==> run a <==
==> flow/design.v (excerpt) <==
module  CED(
  input  clk,
  input  rst,
  input  enable,
  output reg ird,
  input  [7:0] idata,	
  output reg [13:0] iaddr,
  output reg cwr_mag_0,
  output reg [12:0] cdata_mag_wr0,
  output reg crd_mag_0,
  input  [12:0] cdata_mag_rd0,
  output reg [13:0] caddr_mag_0,
  output reg cwr_ang_0,
  output reg [12:0] cdata_ang_wr0,
  output reg crd_ang_0,
  input  [12:0] cdata_ang_rd0,
  output reg [13:0] caddr_ang_0,
  output reg cwr1,
  output reg [12:0] cdata_wr1,
  output reg crd1,
  input  [12:0] cdata_rd1,
  output reg [13:0] caddr_1,
  output reg cwr2,
  output reg [12:0] cdata_wr2,
  output reg [13:0] caddr_2,
  output done
);
==> flow/config.mk <==
export PLATFORM = sky130hd
export DESIGN_NAME = CED
export DESIGN_NICKNAME = CED
export VERILOG_FILES = /design/flow/design.v
export SDC_FILE = /design/flow/constraint.sdc
export NUM_CORES = 4
export LEC_CHECK = 0
export CAP_MARGIN = 10
export CELL_PAD_IN_SITES_DETAIL_PLACEMENT = 0
export CELL_PAD_IN_SITES_GLOBAL_PLACEMENT = 0
export CORE_MARGIN = 2
export CORE_UTILIZATION = 72
export CTS_CLUSTER_DIAMETER = 96
export GPL_ROUTABILITY_DRIVEN = 0
export GPL_TIMING_DRIVEN = 1
export MAX_ROUTING_LAYER = met5
export MIN_ROUTING_LAYER = met1
export PLACE_DENSITY = 0.65
export SLEW_MARGIN = 20
export TNS_END_PERCENT = 75
==> flow/constraint.sdc <==
create_clock -name core_clock -period 4.09 [get_ports {clk}]
set_input_delay 0.8180 -clock core_clock [delete_from_list [all_inputs] [get_ports {clk}]]
set_output_delay 0.8180 -clock core_clock [all_outputs]
set_load 0.01 [all_outputs]
run.sh (not shown) runs the stock make flow with config.mk's settings and CLKGATE_MAP_FILE=.
==> run b: changes against run a <==
==> flow/config.mk (replaced) <==
export PLATFORM = sky130hd
export DESIGN_NAME = CED
export DESIGN_NICKNAME = CED
export VERILOG_FILES = /design/flow/design.v
export SDC_FILE = /design/flow/constraint.sdc
export NUM_CORES = 4
export LEC_CHECK = 0
export CAP_MARGIN = 20
export CORE_MARGIN = 2
export CORE_UTILIZATION = 72
export CTS_CLUSTER_DIAMETER = 224
export CTS_CLUSTER_SIZE = 36
export SLEW_MARGIN = 20
==> flow/constraint.sdc (replaced) <==
create_clock -name core_clock -period 3.37 [get_ports {clk}]
set_input_delay 0.6740 -clock core_clock [delete_from_list [all_inputs] [get_ports {clk}]]
set_output_delay 0.6740 -clock core_clock [all_outputs]
set_load 0.01 [all_outputs]
==> run c: changes against run a <==
==> flow/config.mk (replaced) <==
export PLATFORM = sky130hd
export DESIGN_NAME = CED
export DESIGN_NICKNAME = CED
export VERILOG_FILES = /design/flow/design.v
export SDC_FILE = /design/flow/constraint.sdc
export NUM_CORES = 4
export LEC_CHECK = 0
export ABC_AREA = 1
export CAP_MARGIN = 20
export CORE_MARGIN = 2
export CORE_UTILIZATION = 72
export CTS_CLUSTER_DIAMETER = 373
export SETUP_SLACK_MARGIN = -0.28
export SLEW_MARGIN = 20
==> flow/constraint.sdc (replaced) <==
create_clock -name core_clock -period 2.7 [get_ports {clk}]
set_input_delay 0.5400 -clock core_clock [delete_from_list [all_inputs] [get_ports {clk}]]
set_output_delay 0.5400 -clock core_clock [all_outputs]
set_load 0.01 [all_outputs]
==> results <==
metric	run a	run b	run c
Chip area	0.0327 mm2	0.0327 mm2	0.0345 mm2
Std-Cell Rows	64	64	66
Yosys chip area	0.0225 mm2	0.0225 mm2	0.0238 mm2
Status	finished with violations	stopped before the end	stopped before the end
Stage where the flow stopped	-	global routing (5_1_grt)	clock tree synthesis (4_1_cts)
Reasons for failing layout checks	setup timing	-	-
Clock H-tree levels	2	1	-
Die outline height	181 um	181 um	186 um
Final weighted congestion of routability-driven global placement	-	0.912	0.932
Hold-fix buffer count after cts	0	0	-
Number of clock sinks	393	393	-
Placeable core area	0.0307 mm2	0.0307 mm2	0.0325 mm2
Cell count after placement	2,960	3,136	3,921
Synthesized-area fraction occupied by and/or/nand/nor cells	16.6%	16.6%	22.3%
Detailed placement HPWL	40,100 um	44,700 um	50,400 um
Pre-CTS setup slack	-0.780 ns	-1.10 ns	-1.37 ns
Deepest clock path buffer count	3	3	-
Total of cells resized after clock tree synthesis	118	178	-
Cell with the most instances after synthesis	dfrtp_1	dfrtp_1	nand2_1
Mux cell area share	4.95%	4.95%	0.706%
